## ALU
module ALU (
    input         clk,         
    input         rst,         
    input         i_vld,       
    input  [31:0] i_a,         
    input  [31:0] i_b,         
    input         opcode,      
    output reg [31:0] o_res,   
    output reg    o_res_vld,   
    output reg    overflow     
);
==> flow/config.mk <==
export PLATFORM = sky130hd
export DESIGN_NAME = ALU
export DESIGN_NICKNAME = ALU
export VERILOG_FILES = /design/flow/design.v
export SDC_FILE = /design/flow/constraint.sdc
export NUM_CORES = 4
export LEC_CHECK = 0
export CAP_MARGIN = 20
export CORE_MARGIN = 2
export CORE_UTILIZATION = 72
export CTS_CLUSTER_DIAMETER = 345
export CTS_CLUSTER_SIZE = 25
export SETUP_SLACK_MARGIN = 0.14
export SLEW_MARGIN = 20
==> flow/constraint.sdc <==
create_clock -name core_clock -period 7.23 [get_ports {clk}]
set_input_delay 1.4460 -clock core_clock [delete_from_list [all_inputs] [get_ports {clk}]]
set_output_delay 1.4460 -clock core_clock [all_outputs]
set_load 0.01 [all_outputs]
run.sh (not shown) runs the stock make flow with config.mk's settings and CLKGATE_MAP_FILE=.
The baseline failed in global routing (5_1_grt) with GRT-0232.
Change:
CORE_UTILIZATION = 40   (was 72)
CTS_CLUSTER_DIAMETER = unset   (was 345)
CTS_CLUSTER_SIZE = unset   (was 25)
PLACE_DENSITY = 0.6   (was unset)
SETUP_SLACK_MARGIN = unset   (was 0.14)
clock period = 9.0 ns   (was 7.23 ns; I/O delays follow)
Outcome:
- With this change the flow ran to the end with no violations
- synthesized area does not change
- die size is higher by about 80%
- synthesized cell count does not change
Change:
ABC_AREA = 1   (was unset)
CELL_PAD_IN_SITES_GLOBAL_PLACEMENT = 1   (was unset)
CORE_ASPECT_RATIO = 1.09   (was unset)
CORE_UTILIZATION = 37   (was 40)
CTS_CLUSTER_DIAMETER = 175   (was unset)
GPL_ROUTABILITY_DRIVEN = 1   (was unset)
GPL_TIMING_DRIVEN = 0   (was unset)
HOLD_SLACK_MARGIN = 0.24   (was unset)
MAX_ROUTING_LAYER = met4   (was unset)
MIN_ROUTING_LAYER = met2   (was unset)
PLACE_DENSITY = unset   (was 0.6)
SETUP_SLACK_MARGIN = 0.96   (was unset)
SLEW_MARGIN = 15   (was 20)
=> Critical path depth came out higher by 11. Wire length came out higher by 53%. Maximum frequency came out higher by 8.3%. Area after synthesis came out higher by 5.4%. Global-route usage came out higher by 25 points. Final cell count came out higher by 29%. Die area came out higher by 14%.

========
Setup of amber:
ALU again, from the RTL that the note above started with.
==> flow/config.mk <==
export PLATFORM = sky130hd
export DESIGN_NAME = ALU
export DESIGN_NICKNAME = ALU
export VERILOG_FILES = /design/flow/design.v
export SDC_FILE = /design/flow/constraint.sdc
export NUM_CORES = 4
export LEC_CHECK = 0
export CAP_MARGIN = 20
export CORE_MARGIN = 2
export CORE_UTILIZATION = 40
export CTS_CLUSTER_DIAMETER = 351
export HOLD_SLACK_MARGIN = -0.04
export PLACE_DENSITY = 0.71
export SLEW_MARGIN = 30
==> flow/constraint.sdc <==
create_clock -name core_clock -period 9.0 [get_ports {clk}]
set_input_delay 1.8000 -clock core_clock [delete_from_list [all_inputs] [get_ports {clk}]]
set_output_delay 1.8000 -clock core_clock [all_outputs]
set_load 0.01 [all_outputs]
amber finished every stage and its layout cleared the timing, DRC and antenna checks.
Relative to amber, the following input files were edited for yarrow:
--- a/flow/config.mk
+++ b/flow/config.mk
@@ -10,5 +10,3 @@
-export CORE_UTILIZATION = 40
-export CTS_CLUSTER_DIAMETER = 351
-export HOLD_SLACK_MARGIN = -0.04
-export PLACE_DENSITY = 0.71
-export SLEW_MARGIN = 30
+export CORE_UTILIZATION = 72
+export SETUP_SLACK_MARGIN = 0.14
+export SLEW_MARGIN = 20
==> flow/constraint.sdc <==
create_clock -name core_clock -period 8.35 [get_ports {clk}]
set_input_delay 1.6700 -clock core_clock [delete_from_list [all_inputs] [get_ports {clk}]]
set_output_delay 1.6700 -clock core_clock [all_outputs]
set_load 0.01 [all_outputs]
- The highest signal layer in the routed design comes out met4 in one run and met5 in the other, namely in amber and yarrow respectively.
- Arrival time reported for the critical path endpoint in yarrow is 200 ps lower than in amber
- Status | yarrow and amber | clean except yarrow
- No crash in yarrow: every stage finished, but the layout fails its final checks due to negative setup slack.
- Highest attainable clock frequency went up by a few percent going from amber to yarrow.
- The overall routed net length of yarrow exceeds that of amber by about 11%.
- Taking amber as the reference, in yarrow number of detailed-route iterations in the first pass saw an increase, via count of the first global-routing pass increased by 1,777 relative to the old numbers.
- Via count of the routed design: yarrow and amber compared, higher one is yarrow
- Comparing tally of non-filler cells in the final layout for yarrow and amber, the smaller number came from yarrow.
- Relative to amber, final worst clock skew decreased by 48 ps in yarrow.
For maple, these inputs were changed with respect to yarrow:
--- a/flow/config.mk
+++ b/flow/config.mk
@@ -10,0 +11,2 @@
+export CTS_CLUSTER_SIZE = 37
+export HOLD_SLACK_MARGIN = -0.09
==> flow/constraint.sdc <==
create_clock -name core_clock -period 7.23 [get_ports {clk}]
set_input_delay 1.4460 -clock core_clock [delete_from_list [all_inputs] [get_ports {clk}]]
set_output_delay 1.4460 -clock core_clock [all_outputs]
set_load 0.01 [all_outputs]
--- outcome ---
Although yarrow finished all stages, its layout failed final checks on negative setup slack.
The flow ended early for maple: it failed with a tool error in global routing (5_1_grt).
The area reported by Yosys stat was comparable across yarrow and maple.
In the reports for yarrow and maple, the smaller post-DP HPWL belongs to yarrow.
Comparing maple against yarrow, there is no change at all in count of port buffers added during placement.
For pepper, these inputs were changed with respect to maple:
--- a/flow/config.mk
+++ b/flow/config.mk
@@ -11,3 +11,3 @@
-export CTS_CLUSTER_SIZE = 37
-export HOLD_SLACK_MARGIN = -0.09
-export SETUP_SLACK_MARGIN = 0.14
+export CTS_CLUSTER_SIZE = 34
+export PLACE_DENSITY_LB_ADDON = 0.24
+export SETUP_SLACK_MARGIN = -0.0
==> flow/constraint.sdc <==
create_clock -name core_clock -period 8.07 [get_ports {clk}]
set_input_delay 1.6140 -clock core_clock [delete_from_list [all_inputs] [get_ports {clk}]]
set_output_delay 1.6140 -clock core_clock [all_outputs]
set_load 0.01 [all_outputs]
==> results <==
- Nothing crashed in pepper and all stages finished; the problem is that the final layout failed, the offending checks being negative setup slack.
- FAIL maple @ global routing (5_1_grt): tool exited with error
- Count of pins on the block boundary came out exactly the same in pepper and maple.
- Looking at instance area after placement, pepper sits 0.0018 mm² lower than maple does.
- Worst-case setup slack after placement for pepper: 840 ps up relative to maple
- Going from maple to pepper, post-synthesis average cell area essentially unchanged; adder-cell share of the synthesized area essentially unchanged; placed instance count decreased 4.0%.
- Estimated wirelength of the detail-placed design in pepper is 13% below maple.
- Comparing count of buffers added by post-CTS timing repair for setup for pepper and maple, the smaller number came from pepper.
### pepper -> lagoon
--- a/flow/config.mk
+++ b/flow/config.mk
@@ -11,3 +11,3 @@
-export CTS_CLUSTER_SIZE = 34
-export PLACE_DENSITY_LB_ADDON = 0.24
-export SETUP_SLACK_MARGIN = -0.0
+export CTS_CLUSTER_DIAMETER = 363
+export CTS_CLUSTER_SIZE = 42
+export SETUP_SLACK_MARGIN = 0.34
==> flow/constraint.sdc <==
create_clock -name core_clock -period 6.48 [get_ports {clk}]
set_input_delay 1.2960 -clock core_clock [delete_from_list [all_inputs] [get_ports {clk}]]
set_output_delay 1.2960 -clock core_clock [all_outputs]
set_load 0.01 [all_outputs]
--- outcome ---
[compare] base=pepper new=lagoon: number of cells produced by synthesis did not really move; worst slack after detailed placement saw a decrease; die area saw little to no change; synthesized area about even; cell count after placement increased 321.
Number of synthesized flops with an enable pin came out exactly the same in lagoon and pepper.
The remaining runs in pepper and lagoon completed every stage, whereas lagoon halted early.
[lagoon] total placed instance area rose about 6.6% relative to pepper
Placed wire-length estimate after detailed placement for lagoon is higher than for pepper.
Diff lagoon..pepper | count of hold buffers inserted by post-cts repair | unchanged
In lagoon, the TritonCTS buffer count came out 25 below the value in pepper.
[lagoon] maximum level of the CTS H-tree fell 1 relative to pepper

========
Starting RTL as in the previous note.
==> flow/config.mk <==
export PLATFORM = sky130hd
export DESIGN_NAME = ALU
export DESIGN_NICKNAME = ALU
export VERILOG_FILES = /design/flow/design.v
export SDC_FILE = /design/flow/constraint.sdc
export NUM_CORES = 4
export LEC_CHECK = 0
export CAP_MARGIN = 20
export CELL_PAD_IN_SITES_DETAIL_PLACEMENT = 1
export CORE_MARGIN = 2
export CORE_UTILIZATION = 36
export GPL_ROUTABILITY_DRIVEN = 0
export MAX_ROUTING_LAYER = met5
export PLACE_DENSITY_LB_ADDON = 0.06
export SETUP_SLACK_MARGIN = 2.84
export SLEW_MARGIN = 5
==> flow/constraint.sdc <==
create_clock -name core_clock -period 11.7 [get_ports {clk}]
set_input_delay 2.3400 -clock core_clock [delete_from_list [all_inputs] [get_ports {clk}]]
set_output_delay 2.3400 -clock core_clock [all_outputs]
set_load 0.01 [all_outputs]
The baseline passed the timing, DRC and antenna checks.
Next try:
Settings changed: CELL_PAD_IN_SITES_DETAIL_PLACEMENT 1 to unset, CORE_UTILIZATION 36 to 66, GPL_ROUTABILITY_DRIVEN 0 to 1, PLACE_DENSITY_LB_ADDON 0.06 to unset, SETUP_SLACK_MARGIN 2.84 to 0.27, SLEW_MARGIN 5 to 20.
Clock period 11.7 ns to 8.06 ns, I/O delays scaled along.
Result: With this change the flow ran to the end with violations: setup timing. Fmax came out higher by about 2%. First-iteration DRC count came out higher by about 54%. Cell count came out lower by about 3.6%. Clock-buffer cell count came out lower by 7. Core utilization came out higher by 40 points. Wire length came out lower by about 12%. Setup slack degrades by 3.5 ns. Non-clock buffer count came out higher by 437.
Next try:
Settings changed: CORE_UTILIZATION 66 to 57, GPL_ROUTABILITY_DRIVEN 1 to unset, MAX_ROUTING_LAYER met5 to unset, PLACE_DENSITY set to 0.6, SETUP_SLACK_MARGIN 0.27 to unset.
Clock period 8.06 ns to 8.8 ns, I/O delays scaled along.
Result: Now the flow finished clean. Cell count is lower by 4.6%. Routed wire length is lower by 5.4%. Global-route usage is lower by 6.5 points.
